==> trial 61: inputs <==
==> flow/design.v <==
module ALU(
    input logic CLK,
    input logic RST,
    input logic ACT,
    input logic[3:0]  OP,
    input logic[1:0]  MOVI,
    input logic[31:0] REG_A,
    input logic[31:0] REG_B,
    input logic[31:0] MEM,
    input logic[31:0] IMM,
    output logic[31:0] DATA,
    output logic       RDY,
    output logic       VLD
);
    typedef enum logic [1:0] {
        INIT,
        FIRST_STAGE,
        MUL_FIRST_STAGE,
        MUL_SECOND_STAGE
    } state_type;
    state_type state_curr;
    state_type state_next;
    logic[31:0] operand_A;
    logic[31:0] operand_B;
    logic[31:0] norm_res;
    logic[31:0] norm_reg;
    logic[63:0] mult_res;
    logic       mult_req;
    always_comb begin
        case (state_curr)
            INIT:
                if (ACT) begin
                    if (mult_req)
                        state_next = MUL_FIRST_STAGE;
                    else
                        state_next = FIRST_STAGE;
                end else
                     state_next = INIT;
            FIRST_STAGE:      state_next = INIT;
            MUL_FIRST_STAGE:  state_next = MUL_SECOND_STAGE;
            MUL_SECOND_STAGE: state_next = INIT;
        endcase
    end
    always_ff @(posedge CLK) begin
        if (RST) begin
            state_curr  <= INIT;
        end else begin
            state_curr <= state_next;
            if (state_next == MUL_FIRST_STAGE)
                mult_res <= operand_A * operand_B;
            if (state_next == FIRST_STAGE)
                norm_reg <= norm_res;
        end
    end
    always_comb begin
        case (state_curr)
            INIT:             DATA = 32'b0;
            FIRST_STAGE:      DATA = norm_reg;
            MUL_FIRST_STAGE:  DATA = mult_res[31:0];
            MUL_SECOND_STAGE: DATA = mult_res[63:32];
        endcase
    end
    assign operand_A = REG_A;
    assign VLD = (state_curr != INIT) & ~RST;
    assign RDY = state_curr == INIT;
    always_comb begin
        case (MOVI)
            2'b00:   operand_B = REG_B;
            2'b01:   operand_B = MEM;
            2'b10:   operand_B = IMM;
            default: operand_B = '0;
        endcase
    end
    always_comb begin
        norm_res = 32'b0;
        mult_req = 0;
        if (RDY) begin
            case (OP)
                4'b0000: norm_res = operand_A + operand_B;             
                4'b0001: norm_res = operand_A - operand_B;             
                4'b0010: mult_req = 1;                                 
                4'b0011: norm_res = {1'b0, operand_B[31:1]};           
                4'b0100: norm_res = {operand_B[30:0], 1'b0};           
                4'b0101: norm_res = {operand_B[0], operand_B[31:1]};   
                4'b0110: norm_res = {operand_B[30:0], operand_B[31]};  
                4'b0111: norm_res = ~operand_B;                        
                4'b1000: norm_res = operand_A & operand_B;             
                4'b1001: norm_res = operand_A | operand_B;             
                4'b1010: norm_res = operand_A ^ operand_B;             
                4'b1011: norm_res = ~(operand_A & operand_B);          
                4'b1100: norm_res = ~(operand_A | operand_B);          
                4'b1101: norm_res = ~(operand_A ^ operand_B);          
                4'b1110: norm_res = operand_B + 1;                     
                4'b1111: norm_res = operand_B - 1;                     
            endcase
        end
    end
endmodule
==> flow/run.sh <==
#!/bin/bash
# the make line also repeats each setting of config.mk as NAME=value (left out here)
make -C /OpenROAD-flow-scripts/flow DESIGN_CONFIG=/design/flow/config.mk WORK_HOME=/design/flow/orfs CLKGATE_MAP_FILE= finish
==> flow/config.mk <==
export PLATFORM = sky130hd
export DESIGN_NAME = ALU
export DESIGN_NICKNAME = ALU
export VERILOG_FILES = /design/flow/design.v
export SDC_FILE = /design/flow/constraint.sdc
export NUM_CORES = 4
export LEC_CHECK = 0
export ABC_AREA = 0
export CAP_MARGIN = 20
export CORE_ASPECT_RATIO = 0.88
export CORE_MARGIN = 2
export CORE_UTILIZATION = 25
export CTS_CLUSTER_DIAMETER = 82
export GPL_TIMING_DRIVEN = 1
export HOLD_SLACK_MARGIN = 0.03
export MAX_ROUTING_LAYER = met4
export PLACE_DENSITY_LB_ADDON = 0.21
export SLEW_MARGIN = 20
export TNS_END_PERCENT = 40
==> flow/constraint.sdc <==
create_clock -name core_clock -period 8.32 [get_ports {CLK}]
set_input_delay 1.6640 -clock core_clock [delete_from_list [all_inputs] [get_ports {CLK}]]
set_output_delay 1.6640 -clock core_clock [all_outputs]
set_load 0.01 [all_outputs]
==> trial 19 (differences from trial 61) <==
==> flow/config.mk (replaced) <==
export PLATFORM = sky130hd
export DESIGN_NAME = ALU
export DESIGN_NICKNAME = ALU
export VERILOG_FILES = /design/flow/design.v
export SDC_FILE = /design/flow/constraint.sdc
export NUM_CORES = 4
export LEC_CHECK = 0
export CAP_MARGIN = 20
export CORE_MARGIN = 2
export CORE_UTILIZATION = 40
export SLEW_MARGIN = 20
==> flow/constraint.sdc (replaced) <==
create_clock -name core_clock -period 10.5 [get_ports {CLK}]
set_input_delay 2.1000 -clock core_clock [delete_from_list [all_inputs] [get_ports {CLK}]]
set_output_delay 2.1000 -clock core_clock [all_outputs]
set_load 0.01 [all_outputs]
==> results <==
Trial 19 finished clean. Trial 61 produced a layout that fails on negative setup slack. In sequential cell count, trial 61 and trial 19 do not differ. In trial 61 the register-to-register slack is lower than in trial 19, by 2.2 ns. In synthesized cell count, trial 19 and trial 61 do not differ. Against trial 19, the sequential share of layout area of trial 61 is lower by 0.68 points. Against trial 19, the routed wire length of trial 61 is larger by about 13%. Final cell count: trial 61 is higher than trial 19 (about 18%). In trial 19 the worst setup slack is higher than in trial 61, by 1.1 ns.

* * *

==> inputs of v27 <==
// ALU: RTL as listed in full above, without the edits since
clock: 5.29 ns
lec_check: 0
cap_margin: 20
core_margin: 2
core_utilization: 72
cts_cluster_diameter: 96
setup_slack_margin: 0.93
slew_margin: 20
run.sh (not shown) runs the stock make flow with config.mk's settings and CLKGATE_MAP_FILE=.
==> inputs of v5, as changes to v27 <==
- CORE_UTILIZATION: 72 -> 40
- CTS_CLUSTER_DIAMETER: 96 -> unset
- CTS_CLUSTER_SIZE: unset -> 13
- SETUP_SLACK_MARGIN: 0.93 -> -0.93
- TNS_END_PERCENT: unset -> 40
==> flow/constraint.sdc (replaced) <==
create_clock -name core_clock -period 10.5 [get_ports {CLK}]
set_input_delay 2.1000 -clock core_clock [delete_from_list [all_inputs] [get_ports {CLK}]]
set_output_delay 2.1000 -clock core_clock [all_outputs]
set_load 0.01 [all_outputs]
==> inputs of v12, as changes to v27 <==
- CORE_UTILIZATION: 72 -> 19
- CTS_CLUSTER_DIAMETER: 96 -> unset
- SETUP_SLACK_MARGIN: 0.93 -> unset
==> flow/constraint.sdc (replaced) <==
create_clock -name core_clock -period 10.3 [get_ports {CLK}]
set_input_delay 2.0600 -clock core_clock [delete_from_list [all_inputs] [get_ports {CLK}]]
set_output_delay 2.0600 -clock core_clock [all_outputs]
set_load 0.01 [all_outputs]
==> flow_summary.json <==
{
  "chipArea_mm2": 0.234,
  "die_y_um": 484,
  "hpwl_um": 163000,
  "cts_resized": 7,
  "groute.layer.met2.usage_pct": 25.1,
  "gp_congestion": 1.01,
  "coreArea_mm2": 0.229,
  "post_dp_cell_area_mm2": 0.0531,
  "gr-total-overflow": 0,
  "grtUsageMet3_pct": 2.71,
  "grt_util_met1_pct": 21.5,
  "fp_util_pct": 19.1,
  "placed_cells": 8593,
  "die_x_um": 484,
  "track_usage_pct": 16.1,
  "post-place-ws_ns": -0.722,
  "status": "timing/DRC/antenna clean",
  "hold_path.class": "reg2reg"
}
[end of results for v12]
==> flow_summary.json <==
{
  "status": "finished with violations",
  "check.faults": "negative setup slack",
  "grtUsageMet3_pct": 6.12,
  "grt_util_met1_pct": 43.1,
  "die_x_um": 335,
  "fp_util_pct": 40.3,
  "post_dp_cell_area_mm2": 0.0502,
  "groute.layer.met2.usage_pct": 50.9,
  "setup_slack_ns": -0.0792,
  "post-place-ws_ns": -0.381,
  "chipArea_mm2": 0.112,
  "cts_resized": 0,
  "hpwl_um": 153000,
  "hold_path.class": "reg2reg",
  "coreArea_mm2": 0.109,
  "gp_congestion": 1.03,
  "track_usage_pct": 32.7,
  "setup_violations": 4
}
[end of results for v5]
==> flow_summary.json <==
{
  "gp_congestion": 1.13,
  "track_usage_pct": 91.0,
  "coreArea_mm2": 0.0602,
  "post_dp_cell_area_mm2": 0.0539,
  "error": "[ERROR GRT-0116] Global routing finished with congestion. Check the congestion regions in the DRC Viewer.",
  "status": "did not finish",
  "grtUsageMet3_pct": 70.0,
  "fp_util_pct": 72.7,
  "grt_util_met1_pct": 84.3,
  "hpwl_um": 165000,
  "cts_resized": 458,
  "post-place-ws_ns": -4.14,
  "async_flop_share_pct": 0,
  "gr-total-overflow": 3004,
  "groute.layer.met2.usage_pct": 114,
  "lastStage": "global routing",
  "chipArea_mm2": 0.0628
}
[end of results for v27]
